== run 1 ==
==> flow/design.v (excerpt) <==
module layer #(
    parameter DATA_WIDTH = 8,                  
    parameter INPUT_SIZE = 28,                  
    parameter KERNEL_SIZE = 3,                
    parameter POOL_SIZE = 2,                    
    parameter STRIDE = 1,                          
    parameter ACTIVATION_TYPE = 1'b1,        
    parameter POOL_TYPE = 1'b1                     
)(
    input clk, global_rst, ce,
    input [DATA_WIDTH-1:0] myInput,
    input [KERNEL_SIZE*KERNEL_SIZE*DATA_WIDTH-1:0] weight,
    input [DATA_WIDTH-1:0] bias,
    output [DATA_WIDTH-1:0] data_out,
    output valid_op, 
    output end_op
);
clock: 1.67 ns
lec_check: 0
abc_area: 1
cap_margin: 40
core_margin: 2
core_utilization: 72
cts_cluster_diameter: 75
cts_cluster_size: 73
place_density_lb_addon: 0.01
setup_slack_margin: 0.01
slew_margin: 20
run.sh (not shown) runs the stock make flow with config.mk's settings and CLKGATE_MAP_FILE=.
Run 1: ODB-0269 in 5_1_grt -> run aborted
Changes in run 2 relative to run 1:
- removing ABC_AREA (formerly 1)
- changing CTS_CLUSTER_DIAMETER from 75 to 359
- changing SETUP_SLACK_MARGIN from 0.01 to -0.14
- removing CTS_CLUSTER_SIZE (formerly 73)
- changing CAP_MARGIN from 40 to 20
==> comparison <==
The layout from run 2, despite a flow that completed every stage, fails the layout checks, with the failing checks listed as negative setup slack.
Run 2 vs run 1: post-synth design cell area down
Taking run 1 as the reference, in run 2 share of synthesized cell area in and-or and or-and compound cells now smaller; worst slack after detailed placement now sits higher; cell count listed in synth_stat.txt decreased by 1,452 relative to the old numbers; total die area lower.
Measured against each other, run 1 and run 2 differ in synthesized cell count, the higher figure coming from run 1.
Relative to run 1, area of the core decreased by about 5% in run 2.
Sort run 1 and run 2 by post-synthesis simple-gate area fraction, ascending, and run 2 comes first.
Run 2 ended up with a higher post-synthesis cell type count than run 1 did.
Number of H-tree branching levels, run 1 and run 2, higher one = run 2.
--- input diff run 2..run 3 ---
- PLACE_DENSITY_LB_ADDON no longer set, was 0.01
- CTS_CLUSTER_DIAMETER no longer set, was 359
- CTS_CLUSTER_SIZE now 40, previously not set
- PLACE_DENSITY now 0.37, previously not set
- SETUP_SLACK_MARGIN no longer set, was -0.14
- the clock period (ns, I/O delays scaled along) now 3.43, was 1.67
## What came out
Run 3 -> stages 100% | layout checks FAIL | negative setup slack
The critical path depth reported for run 3 is smaller than that of run 2 by 1.
Diff run 2 -> run 3: data arrival time of the worst path now smaller, worst path setup slack after routing now larger, pin count of the biggest net entering global routing now larger, area of all placed cells without fillers now smaller, met2 global-route usage now smaller.
Input-level comparison between run 4 and run 3:
- putting CTS_CLUSTER_DIAMETER at 400 where nothing was set
- clearing PLACE_DENSITY, which used to be 0.37
- clearing CTS_CLUSTER_SIZE, which used to be 40
- putting ABC_AREA at 1 where nothing was set
- swapping 3.43 for 2.32 in the clock period (ns, I/O delays scaled along)
### Flow results
- Ran to the end and failed final checks on negative setup slack: run 4.
- When the final numbers for run 4 and run 3 were put side by side, the chip area in the Yosys report turned out to be smaller in run 3.
- Delta (run 4 minus run 3): total die area higher, synthesized cell count went up about 36%, cell count listed in synth_stat.txt now larger, proportion of power drawn by the clock network down 2.1 points.
- Compare run 4 and run 3 | worst slew margin relative to its limit lower: run 3
- Run 4 vs run 3 — register area share after synthesis dropped 1.9 points.
- Row met3 layer wire length in the routed design: run 4 higher / run 3 lower
> inputs changed (run 4 -> run 5)
- clearing CTS_CLUSTER_DIAMETER, which used to be 400
- clearing ABC_AREA, which used to be 1
- swapping 72 for 40 in CORE_UTILIZATION
- swapping 2.32 for 5.0 in the clock period (ns, I/O delays scaled along)
==> results <==
- Run 5 reached the final stage; the timing, design-rule and antenna checks on its layout passed.
- Detailed placement HPWL in run 5 is 21% below run 4.
- For run 4, the timing endpoint of the critical path was conv.MAC[4].genblk1.mac.data_out[7]$_SDFF_PP0_, unlike run 5, where it was conv.MAC[1].genblk1.mac.data_out[7]$_SDFF_PP0_.
- Compared with run 4, in run 5 combinational power fell by about 70%; number of well taps rose about 70%; chip area estimate from yosys synthesis went down; global-route usage decreased 22 points.
- The switching power share of the total reported for run 5 is smaller than that of run 4 by 7.0 points.
> inputs changed (run 5 -> run 6)
- SETUP_SLACK_MARGIN: unset -> -0.2
- CTS_CLUSTER_DIAMETER: unset -> 400
- PLACE_DENSITY_LB_ADDON: unset -> 0.08
- ABC_AREA: unset -> 1
- CORE_UTILIZATION: 40 -> 72
- the clock period (ns, I/O delays scaled along): 5.0 -> 2.32
### Flow results
To summarise run 6: no stage aborted, but the layout did not pass its checks, failing on negative setup slack.
Delta (run 6 minus run 5): ratio of routed vias to standard cells rose 1.4; simple-gate share of the synthesized area picked up an extra 5.0 points; summed standard-cell area reported by yosys moved up; synthesized cell area increased about 5%.
A group drawing the most power of sequential cells is what run 5 shows, while combinational cells belongs to run 6.
Run 6 vs run 5, launch point of the critical path: conv.MAC[3].genblk1.mac.data_out[6]$_SDFF_PP0_ vs myInput[3]
No activity file was given, so power comes from the tool's default toggle rates.
